## build 24
==> flow/design.v (excerpt) <==
module exponent_multiplier (
    i_clk, i_rst_n,
    i_load, i_start, i_select,
    i_A, i_B,
    o_done, led_select, o_P,
	seg_i_A_ten, seg_i_A_unit, 
	seg_i_B_ten, seg_i_B_unit, 
	seg_o_P_thousand, seg_o_P_hundred, seg_o_P_ten, seg_o_P_unit
);
    input wire i_clk, i_rst_n;
    input wire i_load, i_start, i_select;
    input [3:0] i_A, i_B;
    output reg o_done, led_select;
    output reg [29:0] o_P;
	output reg [6:0] seg_i_A_ten, seg_i_A_unit;
	output reg [6:0] seg_i_B_ten, seg_i_B_unit;
	output reg [6:0] seg_o_P_thousand, seg_o_P_hundred, seg_o_P_ten, seg_o_P_unit;
    parameter IDLE = 3'b000, LOAD = 3'b001, CALC = 3'b010, FINISH = 3'b011;
    reg [2:0] current_state;
    reg [3:0] reg_A, reg_B;
	reg [3:0] led_reg_A, led_reg_B;
    reg [19:0] reg_A_shift;
    reg [29:0] reg_P_exp;
    reg [7:0] reg_P_mul;
    reg [3:0] counter_exp;
    reg [2:0] index_bit_B;
    reg exp_done, mul_done;
    always @(posedge i_clk or negedge i_rst_n) begin
        if (!i_rst_n) begin
            reg_A <= 4'b0;
            reg_B <= 4'b0;
            reg_P_exp <= 30'b1;
            reg_P_mul <= 8'b0;
            reg_A_shift <= 20'b0;
			led_reg_A <= 4'b0;	
			led_reg_B <= 4'b0;	
            o_done <= 0;
			led_select <= 0;
            o_P <= 30'b0;
            counter_exp <= 4'b0;
            index_bit_B <= 3'b0;
            exp_done <= 0;
            mul_done <= 0;
            current_state <= IDLE;
        end
        else begin
            case (current_state)
                IDLE: begin
                    reg_A <= 4'b0;
                    reg_B <= 4'b0;
                    reg_P_exp <= 30'b1;
                    reg_P_mul <= 8'b0;
                    reg_A_shift <= 20'b0;
                    o_done <= 0;
					led_select <= 0;
                    o_P <= 30'b0;
                    counter_exp <= 4'b0;
                    index_bit_B <= 3'b0;
                    exp_done <= 0;
                    mul_done <= 0;
                    if (!i_load) begin 
                        reg_A <= i_A;
						led_reg_A <= i_A;
                        reg_B <= i_B;
						led_reg_B <= i_B;
                        reg_A_shift <= {16'b0, i_A};
                        current_state <= LOAD;
  ...
Settings: LEC_CHECK=0, ABC_AREA=1, CAP_MARGIN=20, CORE_MARGIN=2, CORE_UTILIZATION=71, PLACE_DENSITY=0.41, SETUP_SLACK_MARGIN=5.0, SLEW_MARGIN=20; clock period 60.3 ns.
run.sh (not shown) runs the stock make flow with config.mk's settings and CLKGATE_MAP_FILE=.
Build 24: PASS, flow complete, no timing, DRC or antenna violations
diff inputs: build 24 => build 76
Settings: swapping 71 for 40 in CORE_UTILIZATION; swapping 0.41 for 0.95 in PLACE_DENSITY; clearing SETUP_SLACK_MARGIN, which used to be 5.0; putting CTS_CLUSTER_SIZE at 16 where nothing was set; swapping 60.3 for 50.0 in the clock period (ns, I/O delays scaled along).
==> results <==
Build 76 | ERROR | global routing (5_1_grt)
As of build 76, die size had risen by more than half compared to build 24.
Row count: build 76 higher than build 24
Diff build 76..build 24 | share of synthesized area occupied by flip-flops and latches | unchanged
Diff build 24..build 76 | quantity of hold-fixing buffers added after cts | unchanged
Diff build 76 and build 24: worst setup slack after placement lower in build 76
Changes in build 68 relative to build 76:
Settings: CTS_CLUSTER_SIZE removed (was 16); PLACE_DENSITY changed from 0.95 to 0.6; CORE_ASPECT_RATIO newly set to 0.63; MIN_ROUTING_LAYER newly set to met1; CELL_PAD_IN_SITES_GLOBAL_PLACEMENT newly set to 3; CTS_CLUSTER_DIAMETER newly set to 232.
==> comparison <==
Status(build 68) = ERROR, stage = global placement without I/O (3_1_place_gp_skip_io)
From build 68 to build 76, synthesized chip area reported by yosys did not move at all.
Build 68 against build 76; die boundary height is down by more than 10%.
Taking build 76 as the reference, in build 68 full die area held; floorplan row count shows a reduction of 21%.
## Diff of input files: build 93 against build 68
Settings: GPL_TIMING_DRIVEN newly set to 0; ABC_AREA removed (was 1); PLACE_DENSITY removed (was 0.6); CTS_CLUSTER_DIAMETER removed (was 232); GPL_ROUTABILITY_DRIVEN newly set to 0; CORE_ASPECT_RATIO removed (was 0.63); CELL_PAD_IN_SITES_GLOBAL_PLACEMENT removed (was 3); MIN_ROUTING_LAYER removed (was met1).
==> results <==
Build 93 reached the end of the flow, and the finished layout is clean on the timing, design-rule and antenna checks. Build 93 ended with less number of cells in Yosys stat than build 68. The final reports for build 93 and build 68 show area share of fa/ha/maj cells after synthesis higher in the former. Taking build 93 over build 68, the placement row count ratio works out to 1.3. Build 68 has a higher simple-gate area share of the yosys netlist than build 93. Delta (build 93 minus build 68): die footprint now sits lower, area of the mapped netlist now sits lower, die extent in x now sits lower. Re yosys synthesis chip area: build 93 and build 68 aren't equal, and the lower value belongs to build 93.
